$ cat run.sh
#!/bin/bash
# the make line also repeats each setting of config.mk as NAME=value (left out here)
make -C /OpenROAD-flow-scripts/flow DESIGN_CONFIG=/design/flow/config.mk WORK_HOME=/design/flow/orfs CLKGATE_MAP_FILE= finish
$ cat constraint.sdc
create_clock -name core_clock -period 5.31 [get_ports {clk}]
set_input_delay 1.0620 -clock core_clock [delete_from_list [all_inputs] [get_ports {clk}]]
set_output_delay 1.0620 -clock core_clock [all_outputs]
set_load 0.01 [all_outputs]
$ cat design.v
`timescale 1ns / 1ps
module ControlUnit (
    input  logic        clk,
    input  logic        reset,
    input  logic [31:0] instrCode,
    output logic        regFileWe,
    output logic [ 3:0] aluControl,
    output logic        aluSrcMuxSel,
    output logic        dataWe,
    output logic [ 2:0] RFWDSrcMuxSel,
    output logic        branch,
    output logic        jal,
    output logic        jalr,
    output logic        PCEn,
    output logic        transfer,
    input  logic        ready
);
    wire [6:0] opcode = instrCode[6:0];
    wire [3:0] operators = {
        instrCode[30], instrCode[14:12]
    };   
    logic [10:0] signals;
    assign {PCEn, regFileWe, aluSrcMuxSel, dataWe, RFWDSrcMuxSel, branch, jal, jalr,transfer} = signals;
    typedef enum {
        FETCH,
        DECODE,
        R_EXE,
        I_EXE,
        B_EXE,
        LU_EXE,
        AU_EXE,
        J_EXE,
        JL_EXE,
        S_EXE,
        S_MEM,
        L_EXE,
        L_MEM,
        L_WB
    } state_e;
    state_e state, state_next;
    always_ff @(posedge clk, posedge reset) begin
        if (reset) state <= FETCH;
        else state <= state_next;
    end
    always_comb begin
        state_next = state;
        case (state)
            FETCH:  state_next = DECODE;
            DECODE: begin
                case (opcode)
                    7'b0110011:  state_next = R_EXE;
                    7'b0100011:  state_next = S_EXE;
                    7'b0000011:  state_next = L_EXE;
                    7'b0010011:  state_next = I_EXE;
                    7'b1100011:  state_next = B_EXE;
                    7'b0110111: state_next = LU_EXE;
                    7'b0010111: state_next = AU_EXE;
                    7'b1101111:  state_next = J_EXE;
                    7'b1100111: state_next = JL_EXE;
                endcase
            end
            R_EXE:  state_next = FETCH;
            S_EXE:  state_next = S_MEM;
            S_MEM:  if (ready) state_next = FETCH;
            L_EXE:  state_next = L_MEM;
            L_MEM:  if (ready) state_next = L_WB;
            L_WB:   state_next = FETCH;
            I_EXE:  state_next = FETCH;
            B_EXE:  state_next = FETCH;
            LU_EXE: state_next = FETCH;
            AU_EXE: state_next = FETCH;
            J_EXE:  state_next = FETCH;
            JL_EXE: state_next = FETCH;
        endcase
    end
    always_comb begin
        signals = 11'b0_0_0_0_000_0_0_0_0;
        aluControl = operators;
        case (state)
            FETCH:  signals = 11'b1_0_0_0_000_0_0_0_0;
            DECODE: signals = 11'b0_0_0_0_000_0_0_0_0;
            R_EXE:  signals = 11'b0_1_0_0_000_0_0_0_0;
            S_EXE: begin
                signals    = 11'b0_0_1_0_000_0_0_0_0;
                aluControl = 4'b0000;
            end
            S_MEM:  signals = 11'b0_0_1_1_000_0_0_0_1;
            L_EXE: begin
                signals = 11'b0_0_1_0_001_0_0_0_0;
                aluControl = 4'b0000;
            end
            L_MEM:  signals = 11'b0_0_1_0_001_0_0_0_1;
            L_WB:   signals = 11'b0_1_1_0_001_0_0_0_0;
            I_EXE: begin
                signals = 11'b0_1_1_0_000_0_0_0_0;
                if (operators == 4'b1101)
                    aluControl = operators;   
                else aluControl = {1'b0, operators[2:0]};   
            end
            B_EXE:  signals = 11'b0_0_0_0_000_1_0_0_0;
            LU_EXE: signals = 11'b0_1_0_0_010_0_0_0_0;
            AU_EXE: signals = 11'b0_1_0_0_011_0_0_0_0;
            J_EXE:  signals = 11'b0_1_0_0_100_0_1_0_0;
            JL_EXE: begin
                signals    = 11'b0_1_0_0_100_0_1_1_0;
                aluControl = 4'b0000;
            end
        endcase
    end
endmodule
`timescale 1ns / 1ps
module DataPath (
    input  logic        clk,
    input  logic        reset,
    input  logic        regFileWe,
    input  logic [ 3:0] aluControl,
    input  logic        aluSrcMuxSel,
    input  logic [ 2:0] RFWDSrcMuxSel,
    input  logic        branch,
    input  logic        jal,
    input  logic        jalr,
    input  logic        PCEn,
    output logic [31:0] instrMemAddr,
    input  logic [31:0] instrCode,
    output logic [31:0] dataAddr,
    output logic [31:0] dataWData,
    input  logic [31:0] dataRData
);
    logic [31:0] aluResult, RFData1, RFData2;
    logic [31:0] PCSrcData, PCOutData, PC_Imm_Adder_SrcMuxOut;
    logic [31:0] immExt, aluSrcMuxOut, RFWDSrcMuxOut;
    logic btaken, PCSrcMuxSel;
    logic [31:0] PC_Imm_AdderResult, PC_4_AdderResult, PCSrcMuxOut;
    logic [31:0] DecReg_RFData1, DecReg_RFData2, DecReg_immExt;
    logic [31:0] ExeReg_aluResult, ExeReg_RFData2, ExeReg_PCSrcMuxOut, MemAccReg_dataRData;
    assign instrMemAddr = PCOutData;
    assign dataAddr     = ExeReg_aluResult;
    assign dataWData    = ExeReg_RFData2;
    assign PCSrcMuxSel  = jal | (btaken & branch);
    RegisterFile U_RegFile (
        .clk(clk),
        .we(regFileWe),
        .RAddr1(instrCode[19:15]),
        .RAddr2(instrCode[24:20]),
        .WAddr(instrCode[11:7]),
        .WData(RFWDSrcMuxOut),
        .RData1(RFData1),
        .RData2(RFData2)
    );
    register U_DecReg_RFRD1 (
        .clk  (clk),
        .reset(reset),
        .d    (RFData1),
        .q    (DecReg_RFData1)
    );
    register U_DecReg_RFRD2 (
        .clk  (clk),
        .reset(reset),
        .d    (RFData2),
        .q    (DecReg_RFData2)
    );
    register U_ExeReg_RFRD2 (
        .clk  (clk),
        .reset(reset),
        .d    (DecReg_RFData2),
        .q    (ExeReg_RFData2)
    );
    mux_2x1 U_ALUSrcMux (
        .sel(aluSrcMuxSel),
        .x0 (DecReg_RFData2),
        .x1 (DecReg_immExt),
        .y  (aluSrcMuxOut)
    );
    register U_MemAccReg_dataRData (
        .clk  (clk),
        .reset(reset),
        .d    (dataRData),
        .q    (MemAccReg_dataRData)
    );
    mux_5x1 U_RFWDSrcMux (
        .sel(RFWDSrcMuxSel),
        .x0 (aluResult),
        .x1 (MemAccReg_dataRData),
        .x2 (DecReg_immExt),
        .x3 (PC_Imm_AdderResult),
        .x4 (PC_4_AdderResult),
        .y  (RFWDSrcMuxOut)
    );
    alu U_ALU (
        .aluControl(aluControl),
        .a(DecReg_RFData1),
        .b(aluSrcMuxOut),
        .btaken(btaken),
        .result(aluResult)
    );
    register U_ExeReg_ALU (
        .clk  (clk),
        .reset(reset),
        .d    (aluResult),
        .q    (ExeReg_aluResult)
    );
    extend U_ImmExtend (
        .instrCode(instrCode),
        .immExt(immExt)
    );
    register U_DecReg_ImmExtend (
        .clk  (clk),
        .reset(reset),
        .d    (immExt),
        .q    (DecReg_immExt)
    );
    mux_2x1 U_PC_Imm_Adder_SrcMux (
        .sel(jalr),
        .x0 (PCOutData),
        .x1 (RFData1),
        .y  (PC_Imm_Adder_SrcMuxOut)
    );
    adder U_PC_Imm_Adder (
        .a(DecReg_immExt),
        .b(PC_Imm_Adder_SrcMuxOut),
        .y(PC_Imm_AdderResult)
    );
    adder U_PC_4_Adder (
        .a(32'd4),
        .b(PCOutData),
        .y(PC_4_AdderResult)
    );
    mux_2x1 U_PCSrcMux (
        .sel(PCSrcMuxSel),
        .x0 (PC_4_AdderResult),
        .x1 (PC_Imm_AdderResult),
        .y  (PCSrcMuxOut)
    );
    register U_ExeReg_PCSrcMux (
        .clk  (clk),
        .reset(reset),
        .d    (PCSrcMuxOut),
        .q    (ExeReg_PCSrcMuxOut)
    );
    registerEn U_PC (
        .clk  (clk),
        .reset(reset),
        .en   (PCEn),
        .d    (ExeReg_PCSrcMuxOut),
        .q    (PCOutData)
    );
endmodule
module alu (
    input  logic [ 3:0] aluControl,
    input  logic [31:0] a,
    input  logic [31:0] b,
    output logic        btaken,
    output logic [31:0] result
);
    always_comb begin
        case (aluControl)
            4'b0000:    result = a + b;
            4'b1000:    result = a - b;
            4'b0001:    result = a << b;
            4'b0101:    result = a >> b;
            4'b1101:    result = $signed(a) >>> b[4:0];
            4'b0010:    result = ($signed(a) < $signed(b)) ? 1 : 0;
            4'b0011:   result = (a < b) ? 1 : 0;
            4'b0100:    result = a ^ b;
            4'b0110:     result = a | b;
            4'b0111:    result = a & b;
            default: result = 32'b0;
        endcase
    end
    always_comb begin : branch_processor
        btaken = 1'b0;
        case (aluControl[2:0])
            3'b000:    btaken = (a == b);
            3'b001:    btaken = (a != b);
            3'b100:    btaken = ($signed(a) < $signed(b));
            3'b101:    btaken = ($signed(a) >= $signed(b));
            3'b110:   btaken = (a < b);
            3'b111:   btaken = (a >= b);
            default: btaken = 1'b0;
        endcase
    end
endmodule
module register (
    input  logic        clk,
    input  logic        reset,
    input  logic [31:0] d,
    output logic [31:0] q
);
    always_ff @(posedge clk, posedge reset) begin
        if (reset) q <= 0;
        else q <= d;
    end
endmodule
module registerEn (
    input  logic        clk,
    input  logic        reset,
    input  logic        en,
    input  logic [31:0] d,
    output logic [31:0] q
);
    always_ff @(posedge clk, posedge reset) begin
        if (reset) q <= 0;
        else begin
            if (en) q <= d;
        end
    end
endmodule
module adder (
    input  logic [31:0] a,
    input  logic [31:0] b,
    output logic [31:0] y
);
    assign y = a + b;
endmodule
module RegisterFile (
    input  logic        clk,
    input  logic        we,
    input  logic [ 4:0] RAddr1,
    input  logic [ 4:0] RAddr2,
    input  logic [ 4:0] WAddr,
    input  logic [31:0] WData,
    output logic [31:0] RData1,
    output logic [31:0] RData2
);
    logic [31:0] RegFile[0:2**5-1];
    always_ff @(posedge clk) begin
        if (we) RegFile[WAddr] <= WData;
    end
    assign RData1 = (RAddr1 != 0) ? RegFile[RAddr1] : 32'b0;
    assign RData2 = (RAddr2 != 0) ? RegFile[RAddr2] : 32'b0;
endmodule
module mux_2x1 (
    input  logic        sel,
    input  logic [31:0] x0,
    input  logic [31:0] x1,
    output logic [31:0] y
);
    always_comb begin
        case (sel)
            1'b0:    y = x0;
            1'b1:    y = x1;
            default: y = 32'b0;
        endcase
    end
endmodule
module mux_5x1 (
    input  logic [ 2:0] sel,
    input  logic [31:0] x0,
    input  logic [31:0] x1,
    input  logic [31:0] x2,
    input  logic [31:0] x3,
    input  logic [31:0] x4,
    output logic [31:0] y
);
    always_comb begin
        y = 32'b0;
        case (sel)
            3'd0: y = x0;
            3'd1: y = x1;
            3'd2: y = x2;
            3'd3: y = x3;
            3'd4: y = x4;
        endcase
    end
endmodule
module extend (
    input  logic [31:0] instrCode,
    output logic [31:0] immExt
);
    wire [6:0] opcode = instrCode[6:0];
    wire [2:0] func3 = instrCode[14:12];
    always_comb begin
        immExt = 32'b0;
        case (opcode)
            7'b0110011: immExt = 32'b0;
            7'b0000011: immExt = {{20{instrCode[31]}}, instrCode[31:20]};
            7'b0100011:
            immExt = {{20{instrCode[31]}}, instrCode[31:25], instrCode[11:7]};
            7'b0010011: begin
                case (func3)
                    3'b001:  immExt = {27'b0, instrCode[24:20]};
                    3'b101:  immExt = {27'b0, instrCode[24:20]};
                    3'b011:  immExt = {20'b0, instrCode[31:20]};
                    default: immExt = {{20{instrCode[31]}}, instrCode[31:20]};
                endcase
            end
            7'b1100011:
            immExt = {
                {20{instrCode[31]}},
                instrCode[7],
                instrCode[30:25],
                instrCode[11:8],
                1'b0
            };
            7'b0110111: immExt = {instrCode[31:12], 12'b0};
            7'b0010111: immExt = {instrCode[31:12], 12'b0};
            7'b1101111:
            immExt = {
                {12{instrCode[31]}},
                instrCode[19:12],
                instrCode[20],
                instrCode[30:21],
                1'b0
            };
            7'b1100111: immExt = {{20{instrCode[31]}}, instrCode[31:20]};
            default: immExt = 32'b0;
        endcase
    end
endmodule
`timescale 1ns / 1ps
module RV32I_Core (
    input  logic        clk,
    input  logic        reset,
    input  logic [31:0] instrCode,
    output logic [31:0] instrMemAddr,
    output logic        dataWe,
    output logic [31:0] dataAddr,
    output logic [31:0] dataWData,
    input  logic [31:0] dataRData,
    output logic        transfer,
    input  logic        ready
);
    logic        regFileWe;
    logic [ 3:0] aluControl;
    logic        aluSrcMuxSel;
    logic [ 2:0] RFWDSrcMuxSel;
    logic        branch;
    logic        jal;
    logic        jalr;
    logic        PCEn;
    ControlUnit U_ControlUnit (.*);
    DataPath U_DataPath (.*);
endmodule
$ cat config.mk
export PLATFORM = sky130hd
export DESIGN_NAME = RV32I_Core
export DESIGN_NICKNAME = RV32I_Core
export VERILOG_FILES = /design/flow/design.v
export SDC_FILE = /design/flow/constraint.sdc
export NUM_CORES = 4
export LEC_CHECK = 0
export CAP_MARGIN = 20
export CORE_MARGIN = 2
export CORE_UTILIZATION = 70
export CTS_CLUSTER_SIZE = 36
export SLEW_MARGIN = 20
==> results.ini, run 1 <==
[synthesis]
netlist.area_leader.share_pct = 45.1
yosys_warnings = 8
postSynthAreaPerCell_um2 = 14.9
yosysChipArea_mm2 = 0.0682
ff_type = edfxtp_1
synth.comb.largest_family = multiplexers
syn-cell-area_mm2 = 0.0682
yosys_cells = 4581
synthAoiAreaFrac_pct = 8.68
common_cells = edfxtp_1 (1024), mux4_2 (646), nand2_1 (312), dfrtp_1 (269), nor2_1 (257)
yosysMostFrequentCell = edfxtp_1
syn_nets = 4770
netlist_instances = 4581
ys_types = 99
xor_share_pct = 1.08
ys_ff = 1294
synth_seq_share_pct = 55.0
yosys.area.top_type = edfxtp_1
area_leaders = edfxtp_1 (45%), mux4_2 (21%), dfrtp_1 (9.9%)
synth-edff-count = 1024
synth.cellmix.simpleShare_pct = 5.96
async_reset_ff_share_pct = 20.9
adder_share_pct = 2.26
mux_area_share_pct = 24.5

[clocking]
root_buffer = clkbuf_16
cts_max_level = 4
clk_path_buf_depth = 3
cts.sinks = 1294
cts_buffers = 131

[floorplan]
die-area_mm2 = 0.100
placeableCoreArea_mm2 = 0.0966
initial_core_util_pct = 70.6
die_width_um = 316
top_level_ports = 165
die_h_um = 316
placementRows = 114

[placed_design]
gp_congestion = 1.15
io_buffers = 164
placed_cells = 6450
postPlaceCellArea_mm2 = 0.0774
pre_cts_slack_ns = -1.33
dp_hpwl_um = 205000

[global_routing]
overflow = 1577
grt_use_total_pct = 93.7

[outcome]
status = did not finish
haltStage = global routing
toolErrorMsg = [ERROR GRT-0116] Global routing finished with congestion. Check the congestion regions in the DRC Viewer.

==> routing by layer <==
metal	GRT overflow	global-route usage, %
met1	251	93.3
met2	550	99.5
met3	321	89.7
met4	404	92.4
met5	51	77.6
==> per-stage QoR <==
step                      power (mW)  setup TNS (ns)
after detailed placement        17.4         -841.99
after CTS                       27.7         -159.53
after floorplan                 14.6         -137.81
after global placement          17.2         -526.80
==> timing repair <==
item / 4_1_cts
gates resized: 269
buffers inserted: 72
pin swaps: 63
hold buffers: 0
setup endpoints to repair: 938
gates cloned: 17
==> inputs of run 2 (changes only) <==
CAP_MARGIN = 30   (was 20)
CORE_UTILIZATION = 66   (was 70)
CTS_CLUSTER_DIAMETER = 294   (was unset)
CTS_CLUSTER_SIZE = unset   (was 36)
GPL_ROUTABILITY_DRIVEN = 1   (was unset)
clock period = 5.47 ns   (was 5.31 ns; I/O delays follow)
==> run 2 against run 1 <==
Effect of this change: the flow again stops in global routing; synthesized area unchanged; die area increased by 6.0%; synthesized cell count unchanged.
==> results.ini, run 2 <==
[floorplan]
top_level_ports = 165  ; unchanged
die_width_um = 325  ; was 316 um
die_h_um = 325  ; was 316 um
die-area_mm2 = 0.106  ; was 0.100 mm2
initial_core_util_pct = 66.8  ; was 70.6%
placementRows = 117  ; was 114
placeableCoreArea_mm2 = 0.102  ; was 0.0966 mm2

[synthesis]
xor_share_pct = 1.08  ; unchanged
synth.cellmix.simpleShare_pct = 5.96  ; unchanged
netlist_instances = 4581  ; unchanged
common_cells = edfxtp_1 (1024), mux4_2 (646), nand2_1 (312), dfrtp_1 (269), nor2_1 (257)  ; unchanged
syn-cell-area_mm2 = 0.0682  ; unchanged
yosys.area.top_type = edfxtp_1  ; unchanged
async_reset_ff_share_pct = 20.9  ; unchanged
synth_seq_share_pct = 55.0  ; unchanged
area_leaders = edfxtp_1 (45%), mux4_2 (21%), dfrtp_1 (9.9%)  ; unchanged
yosysChipArea_mm2 = 0.0682  ; unchanged
syn_nets = 4770  ; unchanged
synthAoiAreaFrac_pct = 8.68  ; unchanged
ys_ff = 1294  ; unchanged
synth.comb.largest_family = multiplexers  ; unchanged
yosys_cells = 4581  ; unchanged
synth-edff-count = 1024  ; unchanged
postSynthAreaPerCell_um2 = 14.9  ; unchanged
yosys_warnings = 8  ; unchanged
netlist.area_leader.share_pct = 45.1  ; unchanged
mux_area_share_pct = 24.5  ; unchanged
ys_types = 99  ; unchanged
yosysMostFrequentCell = edfxtp_1  ; unchanged
adder_share_pct = 2.26  ; unchanged
ff_type = edfxtp_1  ; unchanged

[outcome]
status = did not finish  ; unchanged
haltStage = global routing  ; unchanged

[placed_design]
dp_hpwl_um = 188000  ; was 205000 um
gp_congestion = 1.09  ; was 1.15
io_buffers = 164  ; unchanged

[clocking]
cts_buffers = 133  ; was 131
cts_max_level = 4  ; unchanged
cts_hold_repair.buffers = 0  ; unchanged
root_buffer = clkbuf_16  ; unchanged
cts.sinks = 1294  ; unchanged
clk_path_buf_depth = 3  ; unchanged

run 2: repair_timing:
action	in CTS
gates cloned	13
setup buffers	32
pin swaps	35
resized	127
setup endpoints to repair	770
run 2: per-stage QoR:
step                setup TNS [ns]  worst slack (ns)  instances  area (um2)  power (mW)
CTS                         -28.14            -0.204       6753       82800        26.7
detailed placement         -772.96             -1.25       6466       77100        16.5
global placement           -691.30             -1.15       6466       77100        16.4
floorplan                  -129.59            -0.498       4581       68900        14.2
==> inputs of run 3 (changes only) <==
CORE_ASPECT_RATIO = 0.83   (was unset)
CORE_UTILIZATION = 72   (was 66)
CTS_CLUSTER_DIAMETER = 397   (was 294)
CTS_CLUSTER_SIZE = 63   (was unset)
PLACE_DENSITY = 0.41   (was unset)
SETUP_SLACK_MARGIN = 2.94   (was unset)
SLEW_MARGIN = 15   (was 20)
clock period = 9.99 ns   (was 5.47 ns; I/O delays follow)
==> run 3 against run 2 <==
Effect of this change: the flow again stops in global routing; die area down 8.2%; synthesized cell count did not move; synthesized area unchanged.
==> results.ini, run 3 <==
[outcome]
toolErrorMsg = [ERROR GRT-0116] Global routing finished with congestion. Check the congestion regions in the DRC Viewer.
haltStage = global routing  ; unchanged
status = did not finish  ; unchanged

[placed_design]
io_buffers = 164  ; unchanged
pre_cts_slack_ns = 0.983  ; was -1.25 ns
dp_hpwl_um = 193000  ; was 188000 um
postPlaceCellArea_mm2 = 0.0718  ; was 0.0771 mm2
gp_congestion = 1.09  ; about the same

[synthesis]
synth.cellmix.simpleShare_pct = 5.96  ; unchanged
yosys_cells = 4581  ; unchanged
ys_types = 99  ; unchanged
yosys.area.top_type = edfxtp_1  ; unchanged
syn-cell-area_mm2 = 0.0682  ; unchanged
async_reset_ff_share_pct = 20.9  ; unchanged
synth_seq_share_pct = 55.0  ; unchanged
netlist.area_leader.share_pct = 45.1  ; unchanged
yosys_warnings = 8  ; unchanged
xor_share_pct = 1.08  ; unchanged
synth.comb.largest_family = multiplexers  ; unchanged
netlist_instances = 4581  ; unchanged
postSynthAreaPerCell_um2 = 14.9  ; unchanged
yosysChipArea_mm2 = 0.0682  ; unchanged
adder_share_pct = 2.26  ; unchanged
yosysMostFrequentCell = edfxtp_1  ; unchanged
area_leaders = edfxtp_1 (45%), mux4_2 (21%), dfrtp_1 (9.9%)  ; unchanged
mux_area_share_pct = 24.5  ; unchanged
common_cells = edfxtp_1 (1024), mux4_2 (646), nand2_1 (312), dfrtp_1 (269), nor2_1 (257)  ; unchanged
ff_type = edfxtp_1  ; unchanged
ys_ff = 1294  ; unchanged
synthAoiAreaFrac_pct = 8.68  ; unchanged
synth-edff-count = 1024  ; unchanged
syn_nets = 4770  ; unchanged

[floorplan]
die_width_um = 342  ; was 325 um
placementRows = 102  ; was 117
initial_core_util_pct = 72.9  ; was 66.8%
top_level_ports = 165  ; unchanged
die-area_mm2 = 0.0972  ; was 0.106 mm2
die_h_um = 284  ; was 325 um
placeableCoreArea_mm2 = 0.0935  ; was 0.102 mm2

[clocking]
cts_max_level = 1  ; was 4
cts.sinks = 1294  ; unchanged
cts_buffers = 24  ; was 133
clk_path_buf_depth = 3  ; unchanged
root_buffer = clkbuf_16  ; unchanged

[global_routing]
overflow = 100
grt_use_total_pct = 67.6

## run 3: repair_timing
item                       in CTS
buffers inserted               19
pin swaps                       9
setup endpoints to repair     833
gates resized                  58
cloned                          7
hold buffers                    0
## run 3: per-layer routing
layer  global-route usage [%]  overflow
met3                     49.9         0
met5                     22.0         0
met2                     84.8        46
met4                     55.1        52
met1                     74.0         2
## run 3: per-stage QoR
stage / instances / hold WS [ns]
2_1_floorplan: 4581 / 0.353
4_1_cts: 5887 / 0.469
3_5_place_dp: 5817 / 0.428
3_3_place_gp: 5807 / 0.435
==> inputs of run 4 (changes only) <==
ABC_AREA = 1   (was unset)
CAP_MARGIN = 10   (was 30)
CELL_PAD_IN_SITES_DETAIL_PLACEMENT = 2   (was unset)
CORE_ASPECT_RATIO = 0.62   (was 0.83)
CORE_UTILIZATION = 50   (was 72)
CTS_CLUSTER_DIAMETER = 196   (was 397)
CTS_CLUSTER_SIZE = unset   (was 63)
GPL_ROUTABILITY_DRIVEN = unset   (was 1)
GPL_TIMING_DRIVEN = 0   (was unset)
MAX_ROUTING_LAYER = met5   (was unset)
MIN_ROUTING_LAYER = met1   (was unset)
PLACE_DENSITY = unset   (was 0.41)
PLACE_DENSITY_LB_ADDON = 0.23   (was unset)
SETUP_SLACK_MARGIN = unset   (was 2.94)
SLEW_MARGIN = 40   (was 15)
TNS_END_PERCENT = 10   (was unset)
clock period = 8.0 ns   (was 9.99 ns; I/O delays follow)
==> run 4 against run 3 <==
Effect of this change: the run fails in detailed placement; synthesized area increased by 3.4%; synthesized cell count increased by 75%; die area is 48% higher.
==> results.ini, run 4 <==
[outcome]
status = did not finish  ; unchanged
haltStage = detailed placement  ; was global routing
toolErrorMsg = [ERROR DPL-0033] detailed placement checks failed during check placement.  ; was [ERROR GRT-0116] Global routing finished with congestion. Check the congestion regions in the DRC Viewer.

[synthesis]
common_cells = o21ai_0 (1349), nor2_1 (1320), nand2_1 (1101), edfxtp_1 (1024), nand3_1 (544)  ; was edfxtp_1 (1024), mux4_2 (646), nand2_1 (312), dfrtp_1 (269), nor2_1 (257)
ys_types = 61  ; was 99
syn_nets = 8218  ; was 4770
area_leaders = edfxtp_1 (44%), o21ai_0 (9.6%), dfrtp_1 (9.5%)  ; was edfxtp_1 (45%), mux4_2 (21%), dfrtp_1 (9.9%)
ff_type = edfxtp_1  ; unchanged
yosys_cells = 8029  ; was 4581
netlist_instances = 8029  ; was 4581
synth-edff-count = 1024  ; unchanged
mux_area_share_pct = 0.0444  ; was 24.5%
syn-cell-area_mm2 = 0.0705  ; was 0.0682 mm2
ys_ff = 1294  ; unchanged
yosys.area.top_type = edfxtp_1  ; unchanged
async_reset_ff_share_pct = 20.9  ; unchanged
yosysMostFrequentCell = o21ai_0  ; was edfxtp_1
postSynthAreaPerCell_um2 = 8.78  ; was 14.9 um2
xor_share_pct = 0.696  ; was 1.08%
synth.cellmix.simpleShare_pct = 18.1  ; was 5.96%
yosysChipArea_mm2 = 0.0705  ; was 0.0682 mm2
synthAoiAreaFrac_pct = 20.2  ; was 8.68%
yosys_warnings = 8  ; unchanged
synth.comb.largest_family = AND-OR/OR-AND gates  ; was multiplexers
synth_seq_share_pct = 53.2  ; was 55.0%
adder_share_pct = 2.19  ; was 2.26%
netlist.area_leader.share_pct = 43.6  ; was 45.1%

[placed_design]
gp_congestion = 1.28  ; was 1.09
io_buffers = 160  ; was 164

[floorplan]
die-area_mm2 = 0.144  ; was 0.0972 mm2
placeableCoreArea_mm2 = 0.140  ; was 0.0935 mm2
initial_core_util_pct = 50.4  ; was 72.9%
placementRows = 108  ; was 102
top_level_ports = 165  ; unchanged
die_h_um = 300  ; was 284 um
die_width_um = 481  ; was 342 um

==> run 4: through the flow <==
stage | power, mW | std cells
3_3_place_gp | 12.7 | 10100
2_1_floorplan | 10.3 | 8029
==> inputs of run 5 (changes only) <==
CAP_MARGIN = 30   (was 10)
CELL_PAD_IN_SITES_DETAIL_PLACEMENT = unset   (was 2)
CELL_PAD_IN_SITES_GLOBAL_PLACEMENT = 2   (was unset)
CORE_ASPECT_RATIO = 0.57   (was 0.62)
CORE_MARGIN = 3   (was 2)
CORE_UTILIZATION = 59   (was 50)
CTS_CLUSTER_DIAMETER = 263   (was 196)
GPL_ROUTABILITY_DRIVEN = 1   (was unset)
MAX_ROUTING_LAYER = met4   (was met5)
PLACE_DENSITY_LB_ADDON = 0.2   (was 0.23)
SETUP_SLACK_MARGIN = 2.65   (was unset)
SLEW_MARGIN = 10   (was 40)
TNS_END_PERCENT = 45   (was 10)
clock period = 10.3 ns   (was 8.0 ns; I/O delays follow)
==> run 5 against run 4 <==
Effect of this change: the run fails in global placement without I/O; synthesized area unchanged; synthesized cell count is the same; die area down 14%.
==> results.ini, run 5 <==
[outcome]
status = did not finish  ; unchanged
haltStage = global placement without I/O  ; was detailed placement
toolErrorMsg = [ERROR FLW-0024] Place density exceeds 1.0 (current PLACE_DENSITY_LB_ADDON =  0.2). Please check if the value of  PLACE_DENSITY_LB_ADDON is between 0 and 0.99.  ; was [ERROR DPL-0033] detailed placement checks failed during check placement.

[floorplan]
die-area_mm2 = 0.124  ; was 0.144 mm2
die_h_um = 267  ; was 300 um
initial_core_util_pct = 59.7  ; was 50.4%
placeableCoreArea_mm2 = 0.118  ; was 0.140 mm2
die_width_um = 464  ; was 481 um
placementRows = 95  ; was 108

[synthesis]
netlist_instances = 8029  ; unchanged
mux_area_share_pct = 0.0444  ; unchanged
async_reset_ff_share_pct = 20.9  ; unchanged
ff_type = edfxtp_1  ; unchanged
yosys_warnings = 8  ; unchanged
yosys.area.top_type = edfxtp_1  ; unchanged
xor_share_pct = 0.696  ; unchanged
yosysChipArea_mm2 = 0.0705  ; unchanged
yosys_cells = 8029  ; unchanged
syn_nets = 8218  ; unchanged
synth_seq_share_pct = 53.2  ; unchanged
synth.cellmix.simpleShare_pct = 18.1  ; unchanged
postSynthAreaPerCell_um2 = 8.78  ; unchanged
netlist.area_leader.share_pct = 43.6  ; unchanged
common_cells = o21ai_0 (1349), nor2_1 (1320), nand2_1 (1101), edfxtp_1 (1024), nand3_1 (544)  ; unchanged
yosysMostFrequentCell = o21ai_0  ; unchanged
synth-edff-count = 1024  ; unchanged
synth.comb.largest_family = AND-OR/OR-AND gates  ; unchanged
area_leaders = edfxtp_1 (44%), o21ai_0 (9.6%), dfrtp_1 (9.5%)  ; unchanged
ys_types = 61  ; unchanged
ys_ff = 1294  ; unchanged
adder_share_pct = 2.19  ; unchanged
synthAoiAreaFrac_pct = 20.2  ; unchanged
syn-cell-area_mm2 = 0.0705  ; unchanged

==> inputs of run 6 (changes only) <==
ABC_AREA = unset   (was 1)
CAP_MARGIN = 20   (was 30)
CELL_PAD_IN_SITES_DETAIL_PLACEMENT = 2   (was unset)
CELL_PAD_IN_SITES_GLOBAL_PLACEMENT = 3   (was 2)
CORE_ASPECT_RATIO = unset   (was 0.57)
CORE_MARGIN = 2   (was 3)
CORE_UTILIZATION = 71   (was 59)
CTS_CLUSTER_DIAMETER = 80   (was 263)
CTS_CLUSTER_SIZE = 66   (was unset)
GPL_ROUTABILITY_DRIVEN = unset   (was 1)
MIN_ROUTING_LAYER = met2   (was met1)
PLACE_DENSITY_LB_ADDON = 0.08   (was 0.2)
SETUP_SLACK_MARGIN = 1.8   (was 2.65)
SLEW_MARGIN = 20   (was 10)
TNS_END_PERCENT = unset   (was 45)
clock period = 8.0 ns   (was 10.3 ns; I/O delays follow)
==> run 6 against run 5 <==
Effect of this change: the flow again stops in global placement without I/O; synthesized cell count decreased by 43%; synthesized area decreased by 3.3%; die area shrank 20%.
==> results.ini, run 6 <==
[synthesis]
area_leaders = edfxtp_1 (45%), mux4_2 (21%), dfrtp_1 (9.9%)  ; was edfxtp_1 (44%), o21ai_0 (9.6%), dfrtp_1 (9.5%)
yosys_warnings = 8  ; unchanged
syn-cell-area_mm2 = 0.0682  ; was 0.0705 mm2
synth.cellmix.simpleShare_pct = 5.96  ; was 18.1%
netlist_instances = 4581  ; was 8029
ff_type = edfxtp_1  ; unchanged
xor_share_pct = 1.08  ; was 0.696%
yosysChipArea_mm2 = 0.0682  ; was 0.0705 mm2
synth_seq_share_pct = 55.0  ; was 53.2%
adder_share_pct = 2.26  ; was 2.19%
syn_nets = 4770  ; was 8218
ys_ff = 1294  ; unchanged
synthAoiAreaFrac_pct = 8.68  ; was 20.2%
async_reset_ff_share_pct = 20.9  ; unchanged
ys_types = 99  ; was 61
synth.comb.largest_family = multiplexers  ; was AND-OR/OR-AND gates
yosys_cells = 4581  ; was 8029
netlist.area_leader.share_pct = 45.1  ; was 43.6%
common_cells = edfxtp_1 (1024), mux4_2 (646), nand2_1 (312), dfrtp_1 (269), nor2_1 (257)  ; was o21ai_0 (1349), nor2_1 (1320), nand2_1 (1101), edfxtp_1 (1024), nand3_1 (544)
yosys.area.top_type = edfxtp_1  ; unchanged
postSynthAreaPerCell_um2 = 14.9  ; was 8.78 um2
yosysMostFrequentCell = edfxtp_1  ; was o21ai_0
synth-edff-count = 1024  ; unchanged
mux_area_share_pct = 24.5  ; was 0.0444%

[outcome]
haltStage = global placement without I/O  ; unchanged
status = did not finish  ; unchanged
toolErrorMsg = [ERROR FLW-0024] Place density exceeds 1.0 (current PLACE_DENSITY_LB_ADDON =  0.08). Please check if the value of  PLACE_DENSITY_LB_ADDON is between 0 and 0.99.  ; was [ERROR FLW-0024] Place density exceeds 1.0 (current PLACE_DENSITY_LB_ADDON =  0.2). Please check if the value of  PLACE_DENSITY_LB_ADDON is between 0 and 0.99.

[floorplan]
die_width_um = 314  ; was 464 um
die-area_mm2 = 0.0986  ; was 0.124 mm2
placementRows = 113  ; was 95
initial_core_util_pct = 71.7  ; was 59.7%
placeableCoreArea_mm2 = 0.0952  ; was 0.118 mm2
die_h_um = 314  ; was 267 um

==> inputs of run 7 (changes only) <==
CELL_PAD_IN_SITES_DETAIL_PLACEMENT = unset   (was 2)
CELL_PAD_IN_SITES_GLOBAL_PLACEMENT = unset   (was 3)
CORE_UTILIZATION = 72   (was 71)
CTS_CLUSTER_DIAMETER = unset   (was 80)
CTS_CLUSTER_SIZE = unset   (was 66)
GPL_TIMING_DRIVEN = unset   (was 0)
MAX_ROUTING_LAYER = unset   (was met4)
MIN_ROUTING_LAYER = unset   (was met2)
PLACE_DENSITY_LB_ADDON = unset   (was 0.08)
SETUP_SLACK_MARGIN = unset   (was 1.8)
clock period = 5.33 ns   (was 8.0 ns; I/O delays follow)
==> run 7 against run 6 <==
Effect of this change: the run fails in global routing; synthesized cell count unchanged; die area decreased by 1.4%; synthesized area unchanged.
==> results.ini, run 7 <==
[synthesis]
async_reset_ff_share_pct = 20.9  ; unchanged
netlist_instances = 4581  ; unchanged
xor_share_pct = 1.08  ; unchanged
synth.comb.largest_family = multiplexers  ; unchanged
netlist.area_leader.share_pct = 45.1  ; unchanged
synthAoiAreaFrac_pct = 8.68  ; unchanged
adder_share_pct = 2.26  ; unchanged
postSynthAreaPerCell_um2 = 14.9  ; unchanged
yosysMostFrequentCell = edfxtp_1  ; unchanged
area_leaders = edfxtp_1 (45%), mux4_2 (21%), dfrtp_1 (9.9%)  ; unchanged
ys_types = 99  ; unchanged
ff_type = edfxtp_1  ; unchanged
synth.cellmix.simpleShare_pct = 5.96  ; unchanged
common_cells = edfxtp_1 (1024), mux4_2 (646), nand2_1 (312), dfrtp_1 (269), nor2_1 (257)  ; unchanged
syn-cell-area_mm2 = 0.0682  ; unchanged
yosys.area.top_type = edfxtp_1  ; unchanged
synth_seq_share_pct = 55.0  ; unchanged
synth-edff-count = 1024  ; unchanged
syn_nets = 4770  ; unchanged
yosys_cells = 4581  ; unchanged
mux_area_share_pct = 24.5  ; unchanged
yosysChipArea_mm2 = 0.0682  ; unchanged
ys_ff = 1294  ; unchanged
yosys_warnings = 8  ; unchanged

[floorplan]
placeableCoreArea_mm2 = 0.0936  ; was 0.0952 mm2
initial_core_util_pct = 72.9  ; was 71.7%
placementRows = 112  ; was 113
die_h_um = 312  ; was 314 um
die_width_um = 312  ; was 314 um
top_level_ports = 165
die-area_mm2 = 0.0972  ; was 0.0986 mm2

[clocking]
clk_path_buf_depth = 3
cts_buffers = 131
cts_hold_repair.buffers = 0
cts.sinks = 1294
cts_max_level = 4
root_buffer = clkbuf_16

[placed_design]
gp_congestion = 1.11
postPlaceCellArea_mm2 = 0.0770
io_buffers = 164
dp_hpwl_um = 199000

[global_routing]
overflow = 3858
grt_use_total_pct = 99.6

[outcome]
haltStage = global routing  ; was global placement without I/O
toolErrorMsg = [ERROR GRT-0116] Global routing finished with congestion. Check the congestion regions in the DRC Viewer.  ; was [ERROR FLW-0024] Place density exceeds 1.0 (current PLACE_DENSITY_LB_ADDON =  0.08). Please check if the value of  PLACE_DENSITY_LB_ADDON is between 0 and 0.99.
status = did not finish  ; unchanged

==> run 7: per-layer routing <==
layer	GRT overflow	global-route usage, %
met1	626	97.8
met2	1602	105
met3	575	95.1
met4	952	102
met5	103	85.9
==> run 7: repair_timing <==
action / in CTS
pin swaps: 66
setup endpoints to repair: 907
gates resized: 352
cloned: 37
setup buffers: 92
==> run 7: stage by stage <==
stage / std cells / hold slack (ns) / utilization (%) / worst slack (ns)
after global placement: 6378 / 0.437 / 82.2 / -0.947
after detailed placement: 6378 / 0.425 / 82.2 / -1.17
after floorplan: 4581 / 0.353 / - / -0.628
after CTS: 6730 / 0.436 / 90.1 / -0.371
==> inputs of run 8 (changes only) <==
ABC_AREA = 1   (was unset)
CAP_MARGIN = 30   (was 20)
CELL_PAD_IN_SITES_GLOBAL_PLACEMENT = 2   (was unset)
CORE_ASPECT_RATIO = 0.57   (was unset)
CORE_MARGIN = 3   (was 2)
CORE_UTILIZATION = 68   (was 72)
CTS_CLUSTER_DIAMETER = 263   (was unset)
GPL_ROUTABILITY_DRIVEN = 1   (was unset)
GPL_TIMING_DRIVEN = 0   (was unset)
MAX_ROUTING_LAYER = met4   (was unset)
MIN_ROUTING_LAYER = met2   (was unset)
PLACE_DENSITY_LB_ADDON = 0.2   (was unset)
SETUP_SLACK_MARGIN = 2.65   (was unset)
SLEW_MARGIN = 10   (was 20)
TNS_END_PERCENT = 80   (was unset)
clock period = 10.3 ns   (was 5.33 ns; I/O delays follow)
==> run 8 against run 7 <==
Effect of this change: the flow stops in global placement without I/O; die area increased by 11%; synthesized area increased by 3.4%; synthesized cell count increased by 75%.
==> results.ini, run 8 <==
[outcome]
status = did not finish  ; unchanged
haltStage = global placement without I/O  ; was global routing
toolErrorMsg = [ERROR FLW-0024] Place density exceeds 1.0 (current PLACE_DENSITY_LB_ADDON =  0.2). Please check if the value of  PLACE_DENSITY_LB_ADDON is between 0 and 0.99.  ; was [ERROR GRT-0116] Global routing finished with congestion. Check the congestion regions in the DRC Viewer.

[synthesis]
yosysChipArea_mm2 = 0.0705  ; was 0.0682 mm2
common_cells = o21ai_0 (1349), nor2_1 (1320), nand2_1 (1101), edfxtp_1 (1024), nand3_1 (544)  ; was edfxtp_1 (1024), mux4_2 (646), nand2_1 (312), dfrtp_1 (269), nor2_1 (257)
postSynthAreaPerCell_um2 = 8.78  ; was 14.9 um2
synth.comb.largest_family = AND-OR/OR-AND gates  ; was multiplexers
netlist_instances = 8029  ; was 4581
mux_area_share_pct = 0.0444  ; was 24.5%
synth-edff-count = 1024  ; unchanged
syn-cell-area_mm2 = 0.0705  ; was 0.0682 mm2
async_reset_ff_share_pct = 20.9  ; unchanged
yosys.area.top_type = edfxtp_1  ; unchanged
adder_share_pct = 2.19  ; was 2.26%
syn_nets = 8218  ; was 4770
synthAoiAreaFrac_pct = 20.2  ; was 8.68%
area_leaders = edfxtp_1 (44%), o21ai_0 (9.6%), dfrtp_1 (9.5%)  ; was edfxtp_1 (45%), mux4_2 (21%), dfrtp_1 (9.9%)
synth.cellmix.simpleShare_pct = 18.1  ; was 5.96%
yosys_warnings = 8  ; unchanged
yosys_cells = 8029  ; was 4581
ff_type = edfxtp_1  ; unchanged
yosysMostFrequentCell = o21ai_0  ; was edfxtp_1
synth_seq_share_pct = 53.2  ; was 55.0%
ys_types = 61  ; was 99
xor_share_pct = 0.696  ; was 1.08%
ys_ff = 1294  ; unchanged
netlist.area_leader.share_pct = 43.6  ; was 45.1%

[floorplan]
die-area_mm2 = 0.108  ; was 0.0972 mm2
die_h_um = 249  ; was 312 um
initial_core_util_pct = 69.2  ; was 72.9%
placeableCoreArea_mm2 = 0.102  ; was 0.0936 mm2
die_width_um = 433  ; was 312 um
placementRows = 88  ; was 112

==> inputs of run 9 (changes only) <==
ABC_AREA = unset   (was 1)
CAP_MARGIN = 20   (was 30)
CELL_PAD_IN_SITES_DETAIL_PLACEMENT = 2   (was unset)
CELL_PAD_IN_SITES_GLOBAL_PLACEMENT = 3   (was 2)
CORE_ASPECT_RATIO = unset   (was 0.57)
CORE_MARGIN = 2   (was 3)
CORE_UTILIZATION = 71   (was 68)
CTS_CLUSTER_DIAMETER = 80   (was 263)
CTS_CLUSTER_SIZE = 66   (was unset)
GPL_ROUTABILITY_DRIVEN = unset   (was 1)
GPL_TIMING_DRIVEN = unset   (was 0)
MAX_ROUTING_LAYER = unset   (was met4)
PLACE_DENSITY_LB_ADDON = 0.21   (was 0.2)
SETUP_SLACK_MARGIN = 1.8   (was 2.65)
SLEW_MARGIN = 20   (was 10)
TNS_END_PERCENT = unset   (was 80)
clock period = 8.0 ns   (was 10.3 ns; I/O delays follow)
==> run 9 against run 8 <==
Effect of this change: the run again fails in global placement without I/O; synthesized cell count is 43% lower; die area is 8.5% lower; synthesized area is 3.3% lower.
==> results.ini, run 9 <==
[synthesis]
synth.comb.largest_family = multiplexers  ; was AND-OR/OR-AND gates
yosys_cells = 4581  ; was 8029
synthAoiAreaFrac_pct = 8.68  ; was 20.2%
common_cells = edfxtp_1 (1024), mux4_2 (646), nand2_1 (312), dfrtp_1 (269), nor2_1 (257)  ; was o21ai_0 (1349), nor2_1 (1320), nand2_1 (1101), edfxtp_1 (1024), nand3_1 (544)
yosysChipArea_mm2 = 0.0682  ; was 0.0705 mm2
syn_nets = 4770  ; was 8218
ys_types = 99  ; was 61
yosys.area.top_type = edfxtp_1  ; unchanged
yosysMostFrequentCell = edfxtp_1  ; was o21ai_0
adder_share_pct = 2.26  ; was 2.19%
ff_type = edfxtp_1  ; unchanged
ys_ff = 1294  ; unchanged
area_leaders = edfxtp_1 (45%), mux4_2 (21%), dfrtp_1 (9.9%)  ; was edfxtp_1 (44%), o21ai_0 (9.6%), dfrtp_1 (9.5%)
yosys_warnings = 8  ; unchanged
async_reset_ff_share_pct = 20.9  ; unchanged
syn-cell-area_mm2 = 0.0682  ; was 0.0705 mm2
postSynthAreaPerCell_um2 = 14.9  ; was 8.78 um2
netlist_instances = 4581  ; was 8029
synth-edff-count = 1024  ; unchanged
xor_share_pct = 1.08  ; was 0.696%
mux_area_share_pct = 24.5  ; was 0.0444%
netlist.area_leader.share_pct = 45.1  ; was 43.6%
synth_seq_share_pct = 55.0  ; was 53.2%
synth.cellmix.simpleShare_pct = 5.96  ; was 18.1%

[floorplan]
die_h_um = 314  ; was 249 um
die_width_um = 314  ; was 433 um
die-area_mm2 = 0.0986  ; was 0.108 mm2
placeableCoreArea_mm2 = 0.0952  ; was 0.102 mm2
placementRows = 113  ; was 88
initial_core_util_pct = 71.7  ; was 69.2%

[outcome]
haltStage = global placement without I/O  ; unchanged
status = did not finish  ; unchanged
toolErrorMsg = [ERROR FLW-0024] Place density exceeds 1.0 (current PLACE_DENSITY_LB_ADDON =  0.21). Please check if the value of  PLACE_DENSITY_LB_ADDON is between 0 and 0.99.  ; was [ERROR FLW-0024] Place density exceeds 1.0 (current PLACE_DENSITY_LB_ADDON =  0.2). Please check if the value of  PLACE_DENSITY_LB_ADDON is between 0 and 0.99.

==> inputs of run 10 (changes only) <==
ABC_AREA = 1   (was unset)
CAP_MARGIN = 40   (was 20)
CELL_PAD_IN_SITES_DETAIL_PLACEMENT = 0   (was 2)
CELL_PAD_IN_SITES_GLOBAL_PLACEMENT = unset   (was 3)
CORE_ASPECT_RATIO = 1.68   (was unset)
CORE_UTILIZATION = 50   (was 71)
CTS_CLUSTER_DIAMETER = 196   (was 80)
CTS_CLUSTER_SIZE = unset   (was 66)
GPL_TIMING_DRIVEN = 0   (was unset)
MAX_ROUTING_LAYER = met4   (was unset)
MIN_ROUTING_LAYER = met1   (was met2)
PLACE_DENSITY_LB_ADDON = unset   (was 0.21)
SETUP_SLACK_MARGIN = unset   (was 1.8)
SLEW_MARGIN = 40   (was 20)
TNS_END_PERCENT = 20   (was unset)
==> run 10 against run 9 <==
Effect of this change: synthesized cell count rose by 75%; die area rose by 46%; synthesized area rose by 3.4%; the flow stops in global routing.
==> results.ini, run 10 <==
[outcome]
status = did not finish  ; unchanged
haltStage = global routing  ; was global placement without I/O
toolErrorMsg = [ERROR GRT-0116] Global routing finished with congestion. Check the congestion regions in the DRC Viewer.  ; was [ERROR FLW-0024] Place density exceeds 1.0 (current PLACE_DENSITY_LB_ADDON =  0.21). Please check if the value of  PLACE_DENSITY_LB_ADDON is between 0 and 0.99.

[placed_design]
io_buffers = 160
dp_hpwl_um = 361000
gp_congestion = 1.27

[synthesis]
area_leaders = edfxtp_1 (44%), o21ai_0 (9.6%), dfrtp_1 (9.5%)  ; was edfxtp_1 (45%), mux4_2 (21%), dfrtp_1 (9.9%)
common_cells = o21ai_0 (1349), nor2_1 (1320), nand2_1 (1101), edfxtp_1 (1024), nand3_1 (544)  ; was edfxtp_1 (1024), mux4_2 (646), nand2_1 (312), dfrtp_1 (269), nor2_1 (257)
netlist.area_leader.share_pct = 43.6  ; was 45.1%
yosys.area.top_type = edfxtp_1  ; unchanged
ys_types = 61  ; was 99
ff_type = edfxtp_1  ; unchanged
synthAoiAreaFrac_pct = 20.2  ; was 8.68%
synth_seq_share_pct = 53.2  ; was 55.0%
synth-edff-count = 1024  ; unchanged
async_reset_ff_share_pct = 20.9  ; unchanged
yosys_warnings = 8  ; unchanged
postSynthAreaPerCell_um2 = 8.78  ; was 14.9 um2
synth.comb.largest_family = AND-OR/OR-AND gates  ; was multiplexers
adder_share_pct = 2.19  ; was 2.26%
mux_area_share_pct = 0.0444  ; was 24.5%
netlist_instances = 8029  ; was 4581
ys_ff = 1294  ; unchanged
yosys_cells = 8029  ; was 4581
xor_share_pct = 0.696  ; was 1.08%
synth.cellmix.simpleShare_pct = 18.1  ; was 5.96%
yosysChipArea_mm2 = 0.0705  ; was 0.0682 mm2
syn-cell-area_mm2 = 0.0705  ; was 0.0682 mm2
yosysMostFrequentCell = o21ai_0  ; was edfxtp_1
syn_nets = 8218  ; was 4770

[floorplan]
top_level_ports = 165
placementRows = 178  ; was 113
die-area_mm2 = 0.144  ; was 0.0986 mm2
initial_core_util_pct = 50.3  ; was 71.7%
die_width_um = 294  ; was 314 um
die_h_um = 491  ; was 314 um
placeableCoreArea_mm2 = 0.140  ; was 0.0952 mm2

[global_routing]
overflow = 3148
grt_use_total_pct = 81.3

[clocking]
cts.sinks = 1294
cts_max_level = 3
root_buffer = clkbuf_16
cts_hold_repair.buffers = 0
cts_buffers = 119
cts_setup_buffers = 0
clk_path_buf_depth = 3

run 10: timing repair:
action                                 CTS
resized                                 63
endpoints found under the hold margin    0
gates cloned                             0
setup endpoints to repair              879
run 10: metrics by stage:
| step | cells | util, % | instance area (um2) | hold slack (ns) | setup slack [ns] |
|---|---|---|---|---|---|
| detailed placement | 10100 | 55.9 | 78300 | 0.398 | -2.45 |
| floorplan | 8029 | - | 70500 | 0.349 | 1.62 |
| CTS | 10400 | 59.1 | 82800 | 0.414 | 0.00849 |
| global placement | 9989 | 53.1 | 74400 | 0.365 | -4.32 |
run 10: routing by layer:
metal  overflow  track usage (%)
met1         62             78.8
met5          -                -
met4        751             82.4
met2       2235             98.7
met3        100             61.0
==> inputs of run 11 (changes only) <==
CAP_MARGIN = 30   (was 40)
CELL_PAD_IN_SITES_DETAIL_PLACEMENT = unset   (was 0)
CORE_ASPECT_RATIO = unset   (was 1.68)
CORE_UTILIZATION = 57   (was 50)
CTS_CLUSTER_DIAMETER = 294   (was 196)
CTS_CLUSTER_SIZE = 13   (was unset)
GPL_ROUTABILITY_DRIVEN = 1   (was unset)
GPL_TIMING_DRIVEN = unset   (was 0)
MAX_ROUTING_LAYER = unset   (was met4)
MIN_ROUTING_LAYER = unset   (was met1)
PLACE_DENSITY_LB_ADDON = 0.15   (was unset)
SLEW_MARGIN = 20   (was 40)
TNS_END_PERCENT = unset   (was 20)
clock period = 4.07 ns   (was 8.0 ns; I/O delays follow)
==> run 11 against run 10 <==
Effect of this change: now fails the layout checks on negative setup slack; synthesized area stayed put; die area is 12% lower; synthesized cell count stayed put.
==> results.ini, run 11 <==
[layout]
syn_to_final_growth_pct = 27.6
nets = 9215

[clocking]
cts_max_level = 3  ; unchanged
cts.sinks = 1294  ; unchanged
root_buffer = clkbuf_16  ; unchanged
cts_buffers = 109  ; was 119
clk_path_buf_depth = 3  ; unchanged
cts_tree = yes
cts_hold_repair.buffers = 0  ; unchanged
path_clk_slew_ns = 0.07
insertion_delay_ns = 0.80

[floorplan]
top_level_ports = 165  ; unchanged
placeableCoreArea_mm2 = 0.123  ; was 0.140 mm2
die-area_mm2 = 0.127  ; was 0.144 mm2
die_h_um = 356  ; was 491 um
die_width_um = 356  ; was 294 um
initial_core_util_pct = 57.3  ; was 50.3%
placementRows = 129  ; was 178

[pwr]
internal-power_mw = 24.7
p_seq_mw = 15.6
clkPwrFrac_pct = 26.5
p_leak_nw = 35.4
power.group.top = sequential cells
seqPwrFrac_pct = 41.8
p_sw_mw = 12.7
power_density_mw_per_mm2 = 415
swShare_pct = 33.9
vdd.ir_drop.worst_mv = 0.424
power_combinational_mw = 11.8
p_comb_share_pct = 31.7
p_clk_mw = 9.90

[drt]
drt_iter0_markers = 15400
viasPerCell = 6.97
wirelength_um = 328000
vias = 74600
wl_per_cell_um = 30.6
final_antenna_net_count = 0
dr.pass1.iters = 11
route.detailed.drc = 0

[global_routing]
overflow = 0
antenna_found_initial = 13
grt_pass1_wl_um = 456000
grt_max_degree = 207
grt_use_total_pct = 49.2
grt_pass1_vias = 68400

[timing]
skew_ns = 0.0658
setup_viol = 1056
tightest_slew_ns = 1.13
worst_slack_ns = -0.399
hold_viol = 0
max_freq_mhz = 224
fin_crit_ns = 4.47
min_period_over_period_pct = 110
drv_slew = 0
finalSetupTns_ns = -230.44
relSlewSlack_pct = 23.4
rsz0062_at_grt = yes

[synthesis]
netlist_instances = 8029  ; unchanged
netlist.area_leader.share_pct = 43.6  ; unchanged
xor_share_pct = 0.696  ; unchanged
synth.comb.largest_family = AND-OR/OR-AND gates  ; unchanged
yosys.area.top_type = edfxtp_1  ; unchanged
yosysMostFrequentCell = o21ai_0  ; unchanged
area_leaders = edfxtp_1 (44%), o21ai_0 (9.6%), dfrtp_1 (9.5%)  ; unchanged
synthAoiAreaFrac_pct = 20.2  ; unchanged
yosys_warnings = 8  ; unchanged
yosys_cells = 8029  ; unchanged
synth.cellmix.simpleShare_pct = 18.1  ; unchanged
ys_types = 61  ; unchanged
async_reset_ff_share_pct = 20.9  ; unchanged
adder_share_pct = 2.19  ; unchanged
postSynthAreaPerCell_um2 = 8.78  ; unchanged
syn-cell-area_mm2 = 0.0705  ; unchanged
mux_area_share_pct = 0.0444  ; unchanged
ys_ff = 1294  ; unchanged
yosysChipArea_mm2 = 0.0705  ; unchanged
synth-edff-count = 1024  ; unchanged
common_cells = o21ai_0 (1349), nor2_1 (1320), nand2_1 (1101), edfxtp_1 (1024), nand3_1 (544)  ; unchanged
syn_nets = 8218  ; unchanged
synth_seq_share_pct = 53.2  ; unchanged
ff_type = edfxtp_1  ; unchanged

[worst_setup_path]
path_depth = 27
cp_max_fo = 17
critical_path_class = in2reg
worstSetupEndpointType = flop
crit_arrival_ns = 4.97
crit_required_ns = 4.58
r2r_slack_ns = -0.35
crit_top_cell = nand2_1
critPathBufInv = 8
crit_end = U_DataPath.U_RegFile.RegFile[17][28]
startpoint_type = input port
critPathMaxStageDelay_ns = 0.36
r2r_cells = 26
crit_slowest_cell = a311oi_2
r2r-end = U_DataPath.U_ExeReg_PCSrcMux.q[31]
worstSetupStartpoint = instrCode[15]
r2r_start = U_ControlUnit.state[11]
critPathTopFamily = AND-OR/OR-AND gates

[job]
warnings = 91
maxCapViolCount = 0

[outcome]
status = failed layout checks  ; was did not finish
so_faults = negative setup slack

[placed_design]
io_buffers = 164  ; was 160
gp_congestion = 1.07  ; was 1.27
pre_cts_slack_ns = -1.47  ; was -2.45 ns
dp_hpwl_um = 217000  ; was 361000 um

[worst_hold_path]
min_to = U_DataPath.U_ExeReg_RFRD2.q[6]
hold_class = reg2reg
min_from = U_DataPath.U_DecReg_RFRD2.q[6]
hold_depth = 0

## run 11: per-layer routing
layer	track usage (%)	share of wire (%)	wire (um)	up-vias
met5	0	0.033	108	-
met4	33.6	9.2	30200	10
met3	14.8	17	55100	1928
met2	70.5	41	133000	7495
met1	64.3	33	109000	34500
li1	-	-	-	30700
## run 11: cell type report
class	count	area (um2)
Sequential cell	1294	37500
Tap cell	1637	2050
Clock inverter	9	196
Antenna cell	5	12.5
Multi-Input combinational cell	5716	31400
Fill cell	8810	33200
Timing Repair inverter	2	25.0
Inverter	440	1760
Timing Repair Buffer	1463	14200
Clock buffer	142	2850
## run 11: repair_timing
action	CTS	global route
setup buffers	19	49
pin swaps	34	145
gates resized	239	371
endpoints found under the setup margin	1086	1069
gates cloned	12	30
## run 11: stage by stage
step	total power [mW]	hold WS (ns)	area [um2]	std cells	utilization, %
floorplan	20.2	0.349	71000	8029	-
global placement	25.9	0.359	83000	10400	67.4
detailed placement	26.0	0.368	83000	10400	67.4
CTS	36.1	0.371	87500	10600	71.1
global route	38.2	0.382	89900	10700	73.0
finish	37.3	0.373	90000	10700	73.0
==> inputs of run 12 (changes only) <==
ABC_AREA = unset   (was 1)
CAP_MARGIN = 15   (was 30)
CORE_ASPECT_RATIO = 0.85   (was unset)
CORE_UTILIZATION = 72   (was 57)
CTS_CLUSTER_DIAMETER = 226   (was 294)
CTS_CLUSTER_SIZE = 33   (was 13)
GPL_ROUTABILITY_DRIVEN = unset   (was 1)
PLACE_DENSITY_LB_ADDON = unset   (was 0.15)
SETUP_SLACK_MARGIN = 1.06   (was unset)
clock period = 4.37 ns   (was 4.07 ns; I/O delays follow)
==> run 12 against run 11 <==
Effect of this change: the flow now stops in global routing; synthesized cell count shrank 43%; die area fell by 23%; synthesized area down 3.3%.
==> results.ini, run 12 <==
[outcome]
status = did not finish  ; was failed layout checks
haltStage = global routing
toolErrorMsg = [ERROR GRT-0116] Global routing finished with congestion. Check the congestion regions in the DRC Viewer.

[synthesis]
postSynthAreaPerCell_um2 = 14.9  ; was 8.78 um2
syn_nets = 4770  ; was 8218
async_reset_ff_share_pct = 20.9  ; unchanged
ff_type = edfxtp_1  ; unchanged
synth.cellmix.simpleShare_pct = 5.96  ; was 18.1%
adder_share_pct = 2.26  ; was 2.19%
common_cells = edfxtp_1 (1024), mux4_2 (646), nand2_1 (312), dfrtp_1 (269), nor2_1 (257)  ; was o21ai_0 (1349), nor2_1 (1320), nand2_1 (1101), edfxtp_1 (1024), nand3_1 (544)
netlist.area_leader.share_pct = 45.1  ; was 43.6%
synth.comb.largest_family = multiplexers  ; was AND-OR/OR-AND gates
yosysMostFrequentCell = edfxtp_1  ; was o21ai_0
yosys_cells = 4581  ; was 8029
mux_area_share_pct = 24.5  ; was 0.0444%
synth_seq_share_pct = 55.0  ; was 53.2%
synth-edff-count = 1024  ; unchanged
ys_ff = 1294  ; unchanged
netlist_instances = 4581  ; was 8029
syn-cell-area_mm2 = 0.0682  ; was 0.0705 mm2
xor_share_pct = 1.08  ; was 0.696%
synthAoiAreaFrac_pct = 8.68  ; was 20.2%
yosysChipArea_mm2 = 0.0682  ; was 0.0705 mm2
yosys_warnings = 8  ; unchanged
ys_types = 99  ; was 61
area_leaders = edfxtp_1 (45%), mux4_2 (21%), dfrtp_1 (9.9%)  ; was edfxtp_1 (44%), o21ai_0 (9.6%), dfrtp_1 (9.5%)
yosys.area.top_type = edfxtp_1  ; unchanged

[floorplan]
placeableCoreArea_mm2 = 0.0943  ; was 0.123 mm2
initial_core_util_pct = 72.3  ; was 57.3%
top_level_ports = 165  ; unchanged
die_width_um = 338  ; was 356 um
placementRows = 104  ; was 129
die-area_mm2 = 0.0972  ; was 0.127 mm2
die_h_um = 288  ; was 356 um

[global_routing]
overflow = 5593
grt_use_total_pct = 93.5

[placed_design]
io_buffers = 164  ; unchanged
placed_cells = 6765  ; was 10400
dp_hpwl_um = 222000  ; was 217000 um
gp_congestion = 1.15  ; was 1.07

[clocking]
cts_max_level = 2  ; was 3
clk_path_buf_depth = 3  ; unchanged
cts_buffers = 45  ; was 109
cts_hold_repair.buffers = 0  ; unchanged
root_buffer = clkbuf_16  ; unchanged
cts.sinks = 1294  ; unchanged

run 12: stage by stage:
step                cell area (um2)  setup WS (ns)  power (mW)  utilization [%]  TNS [ns]
floorplan                     68800          -1.37        17.7                -   -911.58
global placement              80000          -2.17        21.4             84.8  -1509.02
detailed placement            80000          -2.50        21.8             84.8  -1868.16
CTS                           85100          -1.13        28.4             90.2   -900.92
run 12: metal layers:
| layer | global-route usage [%] | overflow |
|---|---|---|
| met5 | 56.5 | 46 |
| met4 | 93.9 | 1283 |
| met3 | 78.2 | 310 |
| met2 | 112 | 3571 |
| met1 | 90.0 | 383 |
run 12: timing repair:
action / in CTS
pin swaps: 85
gates cloned: 36
endpoints found under the setup margin: 1596
buffers inserted: 125
hold endpoints to repair: 0
resized: 392
==> inputs of run 13 (changes only) <==
CAP_MARGIN = 20   (was 15)
CORE_ASPECT_RATIO = unset   (was 0.85)
CTS_CLUSTER_DIAMETER = 398   (was 226)
CTS_CLUSTER_SIZE = 96   (was 33)
SETUP_SLACK_MARGIN = unset   (was 1.06)
clock period = 3.3 ns   (was 4.37 ns; I/O delays follow)
==> run 13 against run 12 <==
Effect of this change: the run fails in detailed placement; synthesized area stayed put; die area barely moved; synthesized cell count unchanged.
==> results.ini, run 13 <==
[outcome]
status = did not finish  ; unchanged
haltStage = detailed placement  ; was global routing
toolErrorMsg = [ERROR DPL-0033] detailed placement checks failed during check placement.  ; was [ERROR GRT-0116] Global routing finished with congestion. Check the congestion regions in the DRC Viewer.

[synthesis]
yosys.area.top_type = edfxtp_1  ; unchanged
ys_ff = 1294  ; unchanged
syn_nets = 4770  ; unchanged
synth-edff-count = 1024  ; unchanged
ff_type = edfxtp_1  ; unchanged
yosys_warnings = 8  ; unchanged
yosysChipArea_mm2 = 0.0682  ; unchanged
netlist_instances = 4581  ; unchanged
yosysMostFrequentCell = edfxtp_1  ; unchanged
netlist.area_leader.share_pct = 45.1  ; unchanged
ys_types = 99  ; unchanged
synthAoiAreaFrac_pct = 8.68  ; unchanged
synth.cellmix.simpleShare_pct = 5.96  ; unchanged
yosys_cells = 4581  ; unchanged
xor_share_pct = 1.08  ; unchanged
async_reset_ff_share_pct = 20.9  ; unchanged
area_leaders = edfxtp_1 (45%), mux4_2 (21%), dfrtp_1 (9.9%)  ; unchanged
common_cells = edfxtp_1 (1024), mux4_2 (646), nand2_1 (312), dfrtp_1 (269), nor2_1 (257)  ; unchanged
postSynthAreaPerCell_um2 = 14.9  ; unchanged
syn-cell-area_mm2 = 0.0682  ; unchanged
adder_share_pct = 2.26  ; unchanged
synth.comb.largest_family = multiplexers  ; unchanged
synth_seq_share_pct = 55.0  ; unchanged
mux_area_share_pct = 24.5  ; unchanged

[floorplan]
die_h_um = 312  ; was 288 um
die_width_um = 312  ; was 338 um
placeableCoreArea_mm2 = 0.0936  ; was 0.0943 mm2
placementRows = 112  ; was 104
die-area_mm2 = 0.0972  ; about the same
initial_core_util_pct = 72.9  ; was 72.3%
top_level_ports = 165  ; unchanged

[placed_design]
io_buffers = 164  ; unchanged
gp_congestion = 1.21  ; was 1.15

==> run 13: through the flow <==
step,hold slack [ns],cells
global placement,0.436,6874
floorplan,0.353,4581
Power is estimated from default activity; no workload was simulated.
